Design cpu_core, start of the top module:
module cpu_core(
    input clk,
    input rst,
	 output [5:0] pc_out,
	 input [15:0] instr_out,
	 input [15:0] mem_Data_in,
	 output mem_wr,
	 output mem_rd,
	 output [15:0] reg_Data_2,
	 output [5:0] data_mem_address
    );
Settings: LEC_CHECK=0, ABC_AREA=1, CAP_MARGIN=20, CORE_ASPECT_RATIO=0.5, CORE_MARGIN=2, CORE_UTILIZATION=64, CTS_CLUSTER_DIAMETER=372, CTS_CLUSTER_SIZE=99, PLACE_DENSITY=0.38, SETUP_SLACK_MARGIN=1.23, SLEW_MARGIN=20; clock period 6.43 ns.
run.sh (not shown) runs the stock make flow with config.mk's settings and CLKGATE_MAP_FILE=.
The starting point did not get past global routing.
==> next run, changes <==
Settings changed: ABC_AREA 1 to unset, CORE_ASPECT_RATIO 0.5 to unset, CORE_UTILIZATION 64 to 9, CTS_CLUSTER_DIAMETER 372 to unset, CTS_CLUSTER_SIZE 99 to unset, PLACE_DENSITY 0.38 to unset, SETUP_SLACK_MARGIN 1.23 to unset.
Clock period 6.43 ns to 16.8 ns, I/O delays scaled along.
The new run finished with timing, DRC and antenna clean.
Synthesized cell count went down by 27%.
Area after synthesis came out lower by 1.4%.
Die size rose to 6.8 times its value.
==> next run, changes <==
Settings changed: CORE_UTILIZATION 9 to 65, SETUP_SLACK_MARGIN set to -0.56.
Clock period 16.8 ns to 8.67 ns, I/O delays scaled along.
This time the run reached the layout checks and failed them: setup timing. Cell count fell by 43%. Via count rose by about 17%. Die size fell by about 90%. Wire length fell by about 9%. Worst setup slack degrades by 3.4 ns. Final area fell by 2.9%. Synthesized area is unchanged. Sequential power rose by 83%. Non-clock buffer count rose by 361. Clock-buffer cell count fell by 11. Global-route usage rose by 47 points.
==> next run, changes <==
Settings changed: CORE_UTILIZATION 65 to 72, CTS_CLUSTER_DIAMETER set to 201, CTS_CLUSTER_SIZE set to 31.
Clock period 8.67 ns to 7.51 ns, I/O delays scaled along.
=> The changed run stopped in global routing on GRT-0232. Die size shrinks by 9.5%. Synthesized area is unchanged. Synthesized cell count stays the same.
==> next run, changes <==
Settings changed: CORE_UTILIZATION 72 to 67, CTS_CLUSTER_DIAMETER 201 to 30, CTS_CLUSTER_SIZE 31 to unset, MAX_ROUTING_LAYER set to met4, SETUP_SLACK_MARGIN -0.56 to 0.23.
Clock period 7.51 ns to 7.07 ns, I/O delays scaled along.
The changed run stopped in global routing (GRT-0116).
Synthesized cell count does not change.
Die area is higher by 7.3%.
Area after synthesis is unchanged.
==> next run, changes <==
Settings changed: CORE_UTILIZATION 67 to 26, CTS_CLUSTER_DIAMETER 30 to unset, MAX_ROUTING_LAYER met4 to unset, SETUP_SLACK_MARGIN 0.23 to unset.
Clock period 7.07 ns to 10.9 ns, I/O delays scaled along.
Result: Now the flow finished with timing, DRC and antenna clean. Area after synthesis does not change. Die area rose to 2.5 times its value. Synthesized cell count is unchanged.

========
cpu_core again, from the RTL that the note above started with.
==> flow/design.v (excerpt) <==
module cpu_core(
    input clk,
    input rst,
	 output [5:0] pc_out,
	 input [15:0] instr_out,
	 input [15:0] mem_Data_in,
	 output mem_wr,
	 output mem_rd,
	 output [15:0] reg_Data_2,
	 output [5:0] data_mem_address
    );
==> flow/config.mk <==
export PLATFORM = sky130hd
export DESIGN_NAME = cpu_core
export DESIGN_NICKNAME = cpu_core
export VERILOG_FILES = /design/flow/design.v
export SDC_FILE = /design/flow/constraint.sdc
export NUM_CORES = 4
export LEC_CHECK = 0
export ABC_AREA = 1
export CAP_MARGIN = 20
export CORE_MARGIN = 2
export CORE_UTILIZATION = 71
export CTS_CLUSTER_DIAMETER = 99
export CTS_CLUSTER_SIZE = 31
export GPL_ROUTABILITY_DRIVEN = 0
export MAX_ROUTING_LAYER = met4
export PLACE_DENSITY_LB_ADDON = 0.11
export SLEW_MARGIN = 20
==> flow/constraint.sdc <==
create_clock -name core_clock -period 7.05 [get_ports {clk}]
set_input_delay 1.4100 -clock core_clock [delete_from_list [all_inputs] [get_ports {clk}]]
set_output_delay 1.4100 -clock core_clock [all_outputs]
set_load 0.01 [all_outputs]
The first run died in global routing with GRT-0116.
Change:
==> flow/config.mk (replaced) <==
export PLATFORM = sky130hd
export DESIGN_NAME = cpu_core
export DESIGN_NICKNAME = cpu_core
export VERILOG_FILES = /design/flow/design.v
export SDC_FILE = /design/flow/constraint.sdc
export NUM_CORES = 4
export LEC_CHECK = 0
export CAP_MARGIN = 20
export CORE_MARGIN = 2
export CORE_UTILIZATION = 67
export CTS_CLUSTER_DIAMETER = 29
export MAX_ROUTING_LAYER = met4
export SETUP_SLACK_MARGIN = 0.23
export SLEW_MARGIN = 20
==> flow/constraint.sdc (replaced) <==
create_clock -name core_clock -period 7.07 [get_ports {clk}]
set_input_delay 1.4140 -clock core_clock [delete_from_list [all_inputs] [get_ports {clk}]]
set_output_delay 1.4140 -clock core_clock [all_outputs]
set_load 0.01 [all_outputs]
=> The new run died in global routing; die size increases by a few percent; synthesized area decreases slightly; synthesized cell count decreases by a quarter to a third.
Change:
==> flow/config.mk (replaced) <==
export PLATFORM = sky130hd
export DESIGN_NAME = cpu_core
export DESIGN_NICKNAME = cpu_core
export VERILOG_FILES = /design/flow/design.v
export SDC_FILE = /design/flow/constraint.sdc
export NUM_CORES = 4
export LEC_CHECK = 0
export ABC_AREA = 1
export CAP_MARGIN = 20
export CORE_MARGIN = 2
export CORE_UTILIZATION = 59
export SLEW_MARGIN = 20
==> flow/constraint.sdc (replaced) <==
create_clock -name core_clock -period 6.77 [get_ports {clk}]
set_input_delay 1.3540 -clock core_clock [delete_from_list [all_inputs] [get_ports {clk}]]
set_output_delay 1.3540 -clock core_clock [all_outputs]
set_load 0.01 [all_outputs]
The new run never finished: it broke off in global routing; die size came out higher by 15%; area after synthesis came out higher by 1.4%; synthesized cell count came out higher by 38%.
Change:
--- a/flow/config.mk
+++ b/flow/config.mk
@@ -6,7 +6,9 @@
 export NUM_CORES = 4
 export LEC_CHECK = 0
-export ABC_AREA = 1
 export CAP_MARGIN = 20
 export CORE_MARGIN = 2
-export CORE_UTILIZATION = 59
+export CORE_UTILIZATION = 69
+export CTS_CLUSTER_DIAMETER = 29
+export MAX_ROUTING_LAYER = met4
+export SETUP_SLACK_MARGIN = 0.23
 export SLEW_MARGIN = 20
==> flow/constraint.sdc (replaced) <==
create_clock -name core_clock -period 7.07 [get_ports {clk}]
set_input_delay 1.4140 -clock core_clock [delete_from_list [all_inputs] [get_ports {clk}]]
set_output_delay 1.4140 -clock core_clock [all_outputs]
set_load 0.01 [all_outputs]
The new run ended with an error in global routing, error GRT-0116.
Die size came out lower by about a fifth.
Area after synthesis came out lower slightly.
Synthesized cell count came out lower by a quarter to a third.
Change:
--- a/flow/config.mk
+++ b/flow/config.mk
@@ -8,7 +8,4 @@
 export CAP_MARGIN = 20
 export CORE_MARGIN = 2
-export CORE_UTILIZATION = 69
-export CTS_CLUSTER_DIAMETER = 29
-export MAX_ROUTING_LAYER = met4
-export SETUP_SLACK_MARGIN = 0.23
+export CORE_UTILIZATION = 40
 export SLEW_MARGIN = 20
==> flow/constraint.sdc (replaced) <==
create_clock -name core_clock -period 10.9 [get_ports {clk}]
set_input_delay 2.1800 -clock core_clock [delete_from_list [all_inputs] [get_ports {clk}]]
set_output_delay 2.1800 -clock core_clock [all_outputs]
set_load 0.01 [all_outputs]
Outcome: With this change the flow passed the timing, design-rule and antenna checks; synthesized cell count is unchanged; die size climbs by 71%; area after synthesis stays the same.
Change:
--- a/flow/config.mk
+++ b/flow/config.mk
@@ -8,4 +8,7 @@
 export CAP_MARGIN = 20
 export CORE_MARGIN = 2
-export CORE_UTILIZATION = 40
+export CORE_UTILIZATION = 68
+export CTS_CLUSTER_DIAMETER = 29
+export MAX_ROUTING_LAYER = met4
+export SETUP_SLACK_MARGIN = 0.23
 export SLEW_MARGIN = 20
==> flow/constraint.sdc (replaced) <==
create_clock -name core_clock -period 7.07 [get_ports {clk}]
set_input_delay 1.4140 -clock core_clock [delete_from_list [all_inputs] [get_ports {clk}]]
set_output_delay 1.4140 -clock core_clock [all_outputs]
set_load 0.01 [all_outputs]
The changed run never finished: it broke off in global routing.
Die size fell by 41%.
Synthesized cell count is unchanged.
Area after synthesis is unchanged.
Power is estimated from default activity; no workload was simulated.
